==> flow/design.v (excerpt) <==
module fairArb (
	input logic [15:0] bids,
	output logic [15:0] wins,
	input logic get_next_win,
	input logic clk,
	input logic rst
		);
For scale: ~23 flip-flops, about 35 I/O pins, ~0.0027 mm^2 of cells after synthesis.
Settings: LEC_CHECK=0, CAP_MARGIN=20, CORE_MARGIN=2, CORE_UTILIZATION=67, CTS_CLUSTER_DIAMETER=44, CTS_CLUSTER_SIZE=20, SETUP_SLACK_MARGIN=0.64, SLEW_MARGIN=20, TNS_END_PERCENT=5; clock period 4.13 ns.
run.sh (not shown) runs the stock make flow with config.mk's settings and CLKGATE_MAP_FILE=.
The first run stopped in 5_1_grt.
Rerun with:
--- a/flow/config.mk
+++ b/flow/config.mk
@@ -8,8 +8,4 @@
 export CAP_MARGIN = 20
 export CORE_MARGIN = 2
-export CORE_UTILIZATION = 67
-export CTS_CLUSTER_DIAMETER = 44
-export CTS_CLUSTER_SIZE = 20
-export SETUP_SLACK_MARGIN = 0.64
+export CORE_UTILIZATION = 58
 export SLEW_MARGIN = 20
-export TNS_END_PERCENT = 5
==> flow/constraint.sdc (replaced) <==
create_clock -name core_clock -period 3.47 [get_ports {clk}]
set_input_delay 0.6940 -clock core_clock [delete_from_list [all_inputs] [get_ports {clk}]]
set_output_delay 0.6940 -clock core_clock [all_outputs]
set_load 0.01 [all_outputs]
What happened: The new run stopped in 5_1_grt (GRT-0232). Synthesized cell count stays the same. Area after synthesis does not change. Die size climbs by 15%.
Rerun with:
--- a/flow/config.mk
+++ b/flow/config.mk
@@ -6,6 +6,8 @@
 export NUM_CORES = 4
 export LEC_CHECK = 0
+export ABC_AREA = 1
 export CAP_MARGIN = 20
 export CORE_MARGIN = 2
-export CORE_UTILIZATION = 58
+export CORE_UTILIZATION = 64
+export SETUP_SLACK_MARGIN = -0.2
 export SLEW_MARGIN = 20
==> flow/constraint.sdc (replaced) <==
create_clock -name core_clock -period 3.09 [get_ports {clk}]
set_input_delay 0.6180 -clock core_clock [delete_from_list [all_inputs] [get_ports {clk}]]
set_output_delay 0.6180 -clock core_clock [all_outputs]
set_load 0.01 [all_outputs]
=>
- Now the flow finished but fails on setup timing
- synthesized cell count came out higher by well over a third
- die size came out lower by a little under a tenth
- synthesized area barely changes
Rerun with:
--- a/flow/config.mk
+++ b/flow/config.mk
@@ -6,8 +6,6 @@
 export NUM_CORES = 4
 export LEC_CHECK = 0
-export ABC_AREA = 1
 export CAP_MARGIN = 20
 export CORE_MARGIN = 2
-export CORE_UTILIZATION = 64
-export SETUP_SLACK_MARGIN = -0.2
+export CORE_UTILIZATION = 40
 export SLEW_MARGIN = 20
==> flow/constraint.sdc (replaced) <==
create_clock -name core_clock -period 3.51 [get_ports {clk}]
set_input_delay 0.7020 -clock core_clock [delete_from_list [all_inputs] [get_ports {clk}]]
set_output_delay 0.7020 -clock core_clock [all_outputs]
set_load 0.01 [all_outputs]
Outcome: With this change the flow produced a clean layout. Sequential cell count is unchanged. Worst setup slack is better by 0.25 ns. Cell area rose by 20%. Global-route usage goes down by 14 points. Register-to-register slack improved by 0.20 ns. Total power decreases by 13%.
Rerun with:
--- a/flow/config.mk
+++ b/flow/config.mk
@@ -6,6 +6,10 @@
 export NUM_CORES = 4
 export LEC_CHECK = 0
+export ABC_AREA = 1
 export CAP_MARGIN = 20
 export CORE_MARGIN = 2
-export CORE_UTILIZATION = 40
+export CORE_UTILIZATION = 64
+export CTS_CLUSTER_SIZE = 95
+export SETUP_SLACK_MARGIN = 1.01
 export SLEW_MARGIN = 20
+export TNS_END_PERCENT = 5
Outcome:
- The new run did not get past 5_1_grt (GRT-0116)
- area after synthesis hardly moves
- die size shrinks by well over a third
- synthesized cell count grows by well over a third


## job 8481
fairArb again, from the RTL that the note above started with.
clock: 3.81 ns
lec_check: 0
abc_area: 1
cap_margin: 20
core_margin: 2
core_utilization: 60
cts_cluster_diameter: 239
place_density: 0.37
slew_margin: 20
Here is what was changed in the inputs of job 2723 compared with job 8481.
Settings: CTS_CLUSTER_DIAMETER removed (was 239); ABC_AREA removed (was 1); CORE_UTILIZATION changed from 60 to 12; PLACE_DENSITY removed (was 0.37); the clock period (ns, I/O delays scaled along) changed from 3.81 to 5.24.
Notes after the runs:
Changes observed in job 2723 relative to job 8481: routed length on met1 went up 25%, final net count dropped about 28%, required time reported for the critical path endpoint +1.48 ns.
Relative to job 2723, the following input files were edited for job 5466:
Settings: an added TNS_END_PERCENT of 5; a change of CORE_UTILIZATION from 12 to 57; an added SETUP_SLACK_MARGIN of 0.65; a change of the clock period (ns, I/O delays scaled along) from 5.24 to 4.0.
Notes after the runs:
Area fraction of clock buffers and clock inverters for job 5466: 1.2 points down relative to job 2723
Between job 5466 and job 2723, the average vias per placed instance is higher for job 5466.
Cmp job 5466 vs job 2723: number of gates given a new drive strength after cts higher in job 5466
Against job 2723, job 5466 comes in 1.24 ns lower on endpoint required time on the critical path.
Compare job 5466 and job 2723 | register fraction of the total cell area lower: job 5466
Job 2723 vs job 5466, timing endpoint of the critical path: priority_f[2]$_SDFFE_PN0P_ vs priority_f[0]$_SDFFE_PN0P_
Changes observed in job 5466 relative to job 2723: worst hold slack rose 0.017 ns; worst-path maximum fanout fell 1; summed area of non-filler cells in the final layout rose 400 µm²; overall global routing resource usage rose 34 points.
Job 5466: count of non-filler cells in the finished layout lower than job 2723


fairArb again, from the RTL that the note above started with.
make LEC_CHECK=0 CAP_MARGIN=15 CORE_MARGIN=2 CORE_UTILIZATION=70 CTS_CLUSTER_DIAMETER=366 CTS_CLUSTER_SIZE=51 SETUP_SLACK_MARGIN=0.59 SLEW_MARGIN=20 TNS_END_PERCENT=5 finish   # period 2.28 ns
The baseline stopped in 3_5_place_dp (DPL-0038).
Change:
CAP_MARGIN = 20   (was 15)
CORE_UTILIZATION = 66   (was 70)
CTS_CLUSTER_DIAMETER = default   (was 366)
SETUP_SLACK_MARGIN = -0.03   (was 0.59)
TNS_END_PERCENT = default   (was 5)
clock period = 2.65 ns   (was 2.28 ns; I/O delays follow)
After rerunning:
- The new run never finished: it broke off in 3_5_place_dp, error DPL-0038
- synthesized cell count does not change
- die size came out higher by 5.7%
- synthesized area stays the same
Change:
CORE_UTILIZATION = 58   (was 66)
CTS_CLUSTER_SIZE = default   (was 51)
SETUP_SLACK_MARGIN = -0.25   (was -0.03)
clock period = 2.72 ns   (was 2.65 ns; I/O delays follow)
With this change the flow ended with an error in 4_1_cts.
Synthesized area stays the same.
Die size increases by 13%.
Synthesized cell count stays the same.
Power figures rest on the tool's default switching activity, not on a simulated workload.
